==> wip/willow <==
// pcie_pio_ctrl
module pcie_pio_ctrl (
  input          clk,
  input          reset,
  input          tvalid,
  input  [63:0]  tdata,
  output         tready,
  input  [7:0]   tstrb,
  input  [21:0]  tuser,
  input          tlast,
  output [7:0]   cfg_addr,
  output [31:0]  cfg_wr_data,
  output         cfg_rd_cmd,
  output         cfg_wr_cmd,
  input  [31:0]  cfg_rd_data,
  input          cfg_valid,
  output         fifo0_wr_cmd,
  output [131:0] fifo0_wr_data,
  input          fifo0_empty_flag,
  input          fifo0_full_flag,
  input          fifo0_prog_full_flag,
  input          fifo1_full_flag,
  input          fifo1_empty_flag,
  output         fifo1_rd_cmd,
  input  [131:0] fifo1_rd_data,
  input  [7:0]   cfg_bus_number,
  input  [4:0]   cfg_device_number,
  input  [2:0]   cfg_function_number,
  input          lnk_up,
  input          cfg_to_turnoff,
  output         cfg_to_turnoff_ok,
  output         tx_tvalid,
  output [63:0]  tx_tdata,
  input          tx_tready,
  output [7:0]   tx_tstrb,
  output         tx_tlast
);
clock: 5.67 ns
lec_check: 0
abc_area: 1
cap_margin: 30
cell_pad_in_sites_detail_placement: 0
core_aspect_ratio: 0.5
core_margin: 3
core_utilization: 36
cts_cluster_size: 49
gpl_routability_driven: 0
gpl_timing_driven: 1
place_density_lb_addon: 0.27
slew_margin: 25
tns_end_percent: 10
run.sh (not shown) runs the stock make flow with config.mk's settings and CLKGATE_MAP_FILE=.
==> wip/lagoon (differences from wip/willow) <==
Settings changed: CAP_MARGIN 30 to 20, CELL_PAD_IN_SITES_DETAIL_PLACEMENT 0 to unset, CORE_ASPECT_RATIO 0.5 to unset, CORE_MARGIN 3 to 2, CORE_UTILIZATION 36 to 57, CTS_CLUSTER_SIZE 49 to unset, GPL_ROUTABILITY_DRIVEN 0 to unset, GPL_TIMING_DRIVEN 1 to unset, PLACE_DENSITY_LB_ADDON 0.27 to unset, SLEW_MARGIN 25 to 20, TNS_END_PERCENT 10 to unset.
==> flow/constraint.sdc (replaced) <==
create_clock -name core_clock -period 5.95 [get_ports {clk}]
set_input_delay 1.1900 -clock core_clock [delete_from_list [all_inputs] [get_ports {clk}]]
set_output_delay 1.1900 -clock core_clock [all_outputs]
set_load 0.01 [all_outputs]
==> wip/violet (differences from wip/willow) <==
Settings changed: ABC_AREA 1 to unset, CAP_MARGIN 30 to 20, CELL_PAD_IN_SITES_DETAIL_PLACEMENT 0 to unset, CORE_ASPECT_RATIO 0.5 to unset, CORE_MARGIN 3 to 2, CORE_UTILIZATION 36 to 40, CTS_CLUSTER_SIZE 49 to unset, GPL_ROUTABILITY_DRIVEN 0 to unset, GPL_TIMING_DRIVEN 1 to unset, PLACE_DENSITY_LB_ADDON 0.27 to unset, SETUP_SLACK_MARGIN set to -0.38, SLEW_MARGIN 25 to 20, TNS_END_PERCENT 10 to unset.
==> flow/constraint.sdc (replaced) <==
create_clock -name core_clock -period 5.05 [get_ports {clk}]
set_input_delay 1.0100 -clock core_clock [delete_from_list [all_inputs] [get_ports {clk}]]
set_output_delay 1.0100 -clock core_clock [all_outputs]
set_load 0.01 [all_outputs]
==> wip/cedar (differences from wip/willow) <==
Settings changed: ABC_AREA 1 to unset, CAP_MARGIN 30 to 20, CELL_PAD_IN_SITES_DETAIL_PLACEMENT 0 to unset, CORE_ASPECT_RATIO 0.5 to unset, CORE_MARGIN 3 to 2, CORE_UTILIZATION 36 to 40, CTS_CLUSTER_SIZE 49 to unset, GPL_ROUTABILITY_DRIVEN 0 to unset, GPL_TIMING_DRIVEN 1 to unset, PLACE_DENSITY_LB_ADDON 0.27 to unset, SLEW_MARGIN 25 to 20, TNS_END_PERCENT 10 to unset.
==> flow/constraint.sdc (replaced) <==
create_clock -name core_clock -period 5.05 [get_ports {clk}]
set_input_delay 1.0100 -clock core_clock [delete_from_list [all_inputs] [get_ports {clk}]]
set_output_delay 1.0100 -clock core_clock [all_outputs]
set_load 0.01 [all_outputs]
==> qor summary <==
                                                            wip/cedar        wip/lagoon         wip/willow          wip/violet
Status                                       timing/DRC/antenna clean  timing/DRC/antenna clean  timing/DRC/antenna clean  timing/DRC/antenna clean
Top fanout value on the critical path                              26                82                 97                  18
Hold path startpoint                                  u_rf.rd_data[8]  u_a4lm.awaddr[1]  u_a4lm.wrdata[13]  u_a4ls.rfrdaddr[1]
Floorplan die area                                       154000 sq um      112000 sq um       178000 sq um        154000 sq um
Clock network power consumption                               10.8 mW           9.40 mW            9.23 mW             11.2 mW
Startpoint of the most critical setup path           u_enc.counter[1]  u_enc.counter[1]   u_enc.counter[1]    fifo1_empty_flag
Vias per cell                                                    5.72              5.83               5.26                5.75
Core region area                                         150000 sq um      109000 sq um       171000 sq um        150000 sq um
GRT Resource Usage Total                                        0.254             0.352              0.234               0.254
Util after Layout                                               0.482             0.674              0.433               0.483
Share of cell area taken by multi-input logic gates             0.296             0.280              0.277               0.295
Worst setup slack before clock tree synthesis                0.957 ns           1.34 ns            1.49 ns            0.949 ns
CTS Buf Count                                                     153               151                137                 152
Flop pwr share                                                  0.518             0.510              0.524               0.509
Int Pwr                                                       18.7 mW           16.3 mW            16.4 mW             19.1 mW
Synthesized cell area                                     60300 sq um       62200 sq um        62200 sq um         60300 sq um
Launching point of the worst reg2reg path            u_enc.counter[1]  u_enc.counter[1]   u_enc.counter[1]    u_dec.tenc_be[0]
Adders+Majority by Area                                       0.00183           0.00161            0.00161             0.00183
Post-Place Cell Area                                      67400 sq um       68100 sq um        69400 sq um         67400 sq um
Power figures rest on the tool's default switching activity, not on a simulated workload.
